==> flow/design.v (excerpt) <==
module can_node (
    input  wire        clk,
    input  wire        rst,
    input  wire        tx_sig,
    output wire        tx_can_tx,
    output wire        tx_rst_n,
    output wire        tx_led,
    output wire [14:0] tx_crc_reg,
    output wire [3:0]  tx_dlc,
    output wire [10:0] tx_id,
    output wire [3:0]  tx_current_state,
    output wire [15:0] tx_bit_counter,
    output wire [63:0] tx_data,
    output wire        tx_send_frame,
    output wire        tx_sending_frame,
    output wire        tx_idle,
    input  wire        rx_can_rx_buf,
    output wire        rx_SOF_detected,
    output wire        rx_receiving_frame,
    output wire        rx_can_rx,
    output wire [10:0] rx_id_rx,
    output wire [3:0]  rx_dlc_rx,
    output wire [63:0] rx_crc_rx,
    output wire [63:0] rx_data_rx,
    output wire [3:0]  rx_current_state,
    output wire [31:0] rx_state_ascii,
    output wire        rx_red,
    output wire        rx_green,
    output wire        rx_blue,
    output wire        rx_debug_led,
    output wire [15:0] rx_bit_counter,
    output wire        rx_frame_valid
);
For scale: roughly 330 I/O pins, about 14000 um^2 of cells after synthesis.
==> flow/config.mk <==
export PLATFORM = sky130hd
export DESIGN_NAME = can_node
export DESIGN_NICKNAME = can_node
export VERILOG_FILES = /design/flow/design.v
export SDC_FILE = /design/flow/constraint.sdc
export NUM_CORES = 4
export LEC_CHECK = 0
export CAP_MARGIN = 20
export CORE_MARGIN = 2
export CORE_UTILIZATION = 72
export CTS_CLUSTER_DIAMETER = 337
export CTS_CLUSTER_SIZE = 95
export PLACE_DENSITY = 0.36
export SLEW_MARGIN = 20
export TNS_END_PERCENT = 15
==> flow/constraint.sdc <==
create_clock -name core_clock -period 3.2 [get_ports {clk}]
set_input_delay 0.6400 -clock core_clock [delete_from_list [all_inputs] [get_ports {clk}]]
set_output_delay 0.6400 -clock core_clock [all_outputs]
set_load 0.01 [all_outputs]
run.sh (not shown) runs the stock make flow with config.mk's settings and CLKGATE_MAP_FILE=.
The baseline never finished: it broke off in global routing with GRT-0116.
==> next run, changes <==
ABC_AREA = 1   (was default)
CTS_CLUSTER_DIAMETER = 44   (was 337)
CTS_CLUSTER_SIZE = 22   (was 95)
PLACE_DENSITY = 0.35   (was 0.36)
TNS_END_PERCENT = default   (was 15)
clock period = 2.45 ns   (was 3.2 ns; I/O delays follow)
Effect: This time the run aborted during detailed placement; area after synthesis came out higher by about 9%; die area came out higher by about 9%; synthesized cell count came out higher by 32%.
==> next run, changes <==
ABC_AREA = default   (was 1)
CORE_UTILIZATION = 49   (was 72)
CTS_CLUSTER_DIAMETER = default   (was 44)
CTS_CLUSTER_SIZE = default   (was 22)
PLACE_DENSITY = default   (was 0.35)
clock period = 5.76 ns   (was 2.45 ns; I/O delays follow)
Effect:
- With this change the flow produced a clean layout
- area after synthesis falls by a little under a tenth
- die area rises by a quarter to a third
- synthesized cell count falls by a quarter to a third

---

Starting RTL as in the previous note.
clock: 7.0 ns
lec_check: 0
cap_margin: 10
core_aspect_ratio: 0.54
core_margin: 2
core_utilization: 40
gpl_routability_driven: 0
max_routing_layer: met4
setup_slack_margin: 1.94
slew_margin: 20
The baseline went through all stages and came out clean.
Rerun with:
==> flow/config.mk (replaced) <==
export PLATFORM = sky130hd
export DESIGN_NAME = can_node
export DESIGN_NICKNAME = can_node
export VERILOG_FILES = /design/flow/design.v
export SDC_FILE = /design/flow/constraint.sdc
export NUM_CORES = 4
export LEC_CHECK = 0
export CAP_MARGIN = 20
export CORE_MARGIN = 2
export CORE_UTILIZATION = 70
export CTS_CLUSTER_DIAMETER = 321
export PLACE_DENSITY = 0.65
export SLEW_MARGIN = 20
export TNS_END_PERCENT = 5
==> flow/constraint.sdc (replaced) <==
create_clock -name core_clock -period 4.73 [get_ports {clk}]
set_input_delay 0.9460 -clock core_clock [delete_from_list [all_inputs] [get_ports {clk}]]
set_output_delay 0.9460 -clock core_clock [all_outputs]
set_load 0.01 [all_outputs]
Worst setup slack gets worse by 2000 ps.
Flip-flop count is unchanged.
Cell area is about the same.
Non-clock buffer count went up by 31.
Utilization went up by 37 points.

---

can_node again, from the RTL that the note above started with.
clock: 3.36 ns
lec_check: 0
abc_area: 1
cap_margin: 20
cell_pad_in_sites_global_placement: 2
core_margin: 3
core_utilization: 42
max_routing_layer: met4
slew_margin: 30
The baseline finished but fails on negative setup slack.
Then changed:
- CELL_PAD_IN_SITES_GLOBAL_PLACEMENT: 2 -> not set
- CORE_ASPECT_RATIO: not set -> 0.86
- CORE_MARGIN: 3 -> 2
- CORE_UTILIZATION: 42 -> 40
- CTS_CLUSTER_SIZE: not set -> 28
- GPL_TIMING_DRIVEN: not set -> 1
- HOLD_SLACK_MARGIN: not set -> 0.01
- MIN_ROUTING_LAYER: not set -> met2
- SETUP_SLACK_MARGIN: not set -> 1.87
- clock period: 3.36 -> 7.02 ns (I/O delays scaled with it)
This time the run completed without violations; routed wire length went down by 0.63%; count of clock-buffer cells in the layout shrinks by 9; critical path depth goes up by 1; power goes down by 58%; global-route usage came out higher by 15 points; worst hold slack is about the same; design area went down by 18%; utilization falls by 15 points; via count goes up by 28%; area after synthesis is unchanged; sequential power goes down by 52%.

---

lagoon:
can_node again, from the RTL that the note above started with.
make LEC_CHECK=0 CAP_MARGIN=20 CORE_ASPECT_RATIO=0.5 CORE_MARGIN=2 CORE_UTILIZATION=69 CTS_CLUSTER_DIAMETER=337 CTS_CLUSTER_SIZE=95 PLACE_DENSITY=0.36 SETUP_SLACK_MARGIN=0.61 SLEW_MARGIN=20 TNS_END_PERCENT=10 finish   # period 3.2 ns
lagoon did not finish: a tool error stopped it during global routing.
--- input diff lagoon..nickel ---
==> flow/config.mk <==
export PLATFORM = sky130hd
export DESIGN_NAME = can_node
export DESIGN_NICKNAME = can_node
export VERILOG_FILES = /design/flow/design.v
export SDC_FILE = /design/flow/constraint.sdc
export NUM_CORES = 4
export LEC_CHECK = 0
export CAP_MARGIN = 20
export CORE_MARGIN = 2
export CORE_UTILIZATION = 40
export SLEW_MARGIN = 20
==> flow/constraint.sdc <==
create_clock -name core_clock -period 5.76 [get_ports {clk}]
set_input_delay 1.1520 -clock core_clock [delete_from_list [all_inputs] [get_ports {clk}]]
set_output_delay 1.1520 -clock core_clock [all_outputs]
set_load 0.01 [all_outputs]
Notes after the runs:
nickel reached the end of the flow, and the finished layout is clean on the timing, design-rule and antenna checks.
lagoon has a lower pre-CTS setup slack than nickel.
In nickel, the number of instances resized during post-cts repair came out 152 below the value in lagoon.
On nickel: placeable core region is about 70% higher than what lagoon gave.
Comparing number of buffers inserted to repair setup after CTS for nickel and lagoon, the smaller number came from nickel.
Delta(TritonCTS buffer count, nickel - lagoon) > 0
NOTE number of placed instances with taps included lagoon->nickel decreased slightly
Diff lagoon -> nickel | row count | up by more than half
Die: nickel bigger than lagoon
Comparing nickel against lagoon, there is no change at all in synthesized cell count.
Input-level comparison between raven and nickel:
-- flow/config.mk --
<<< nickel, line 10
export CORE_UTILIZATION = 40
export SLEW_MARGIN = 20
>>> raven, line 10
export CORE_UTILIZATION = 40
export GPL_TIMING_DRIVEN = 0
export MAX_ROUTING_LAYER = met4
export MIN_ROUTING_LAYER = met2
export SLEW_MARGIN = 10
==> flow/constraint.sdc <==
create_clock -name core_clock -period 8.11 [get_ports {clk}]
set_input_delay 1.6220 -clock core_clock [delete_from_list [all_inputs] [get_ports {clk}]]
set_output_delay 1.6220 -clock core_clock [all_outputs]
set_load 0.01 [all_outputs]
Findings:
- Post-cts resize count: raven vs nickel identical
- Higher fraction of the cycle the final worst path needs among raven and nickel: nickel
- As far as overall chip area goes, nickel and raven are indistinguishable; the numbers are identical.
- Between raven and nickel, the share of cell area taken by flip-flops and latches is higher for nickel.
- Going from nickel to raven, maximum net fanout on the critical path shrinks by 2.
- Summary of raven over nickel: switching share of power saw an increase; total length of routed wires saw an increase.
- Logic depth of the worst path, buffers included (higher): raven
Modified inputs, amber compared to raven
==> flow/config.mk <==
export PLATFORM = sky130hd
export DESIGN_NAME = can_node
export DESIGN_NICKNAME = can_node
export VERILOG_FILES = /design/flow/design.v
export SDC_FILE = /design/flow/constraint.sdc
export NUM_CORES = 4
export LEC_CHECK = 0
export ABC_AREA = 0
export CAP_MARGIN = 20
export CORE_MARGIN = 2
export CORE_UTILIZATION = 72
export PLACE_DENSITY = 0.38
export SLEW_MARGIN = 20
export TNS_END_PERCENT = 20
==> flow/constraint.sdc <==
create_clock -name core_clock -period 4.87 [get_ports {clk}]
set_input_delay 0.9740 -clock core_clock [delete_from_list [all_inputs] [get_ports {clk}]]
set_output_delay 0.9740 -clock core_clock [all_outputs]
set_load 0.01 [all_outputs]
[summary]
Every run in the comparison, raven and amber, completed the flow with a clean layout.
The combined area of the multi-input logic cells in amber sits 1.2% above the value recorded for raven.
Taking raven as the reference, in amber placed standard-cell area decreased 6.9%, wire length on met1 up 16000 um.
raven → amber: number of failing setup endpoints in the final timing report now sits at about the same level, first-pass GRT wire length now sits lower, final setup slack of the worst path now sits lower, area of all placed cells without fillers now sits lower, register-to-register slack now sits lower.
Compare raven and amber | portion of total power attributed to the clock network higher: raven
Power and IR drop assume default switching activity.
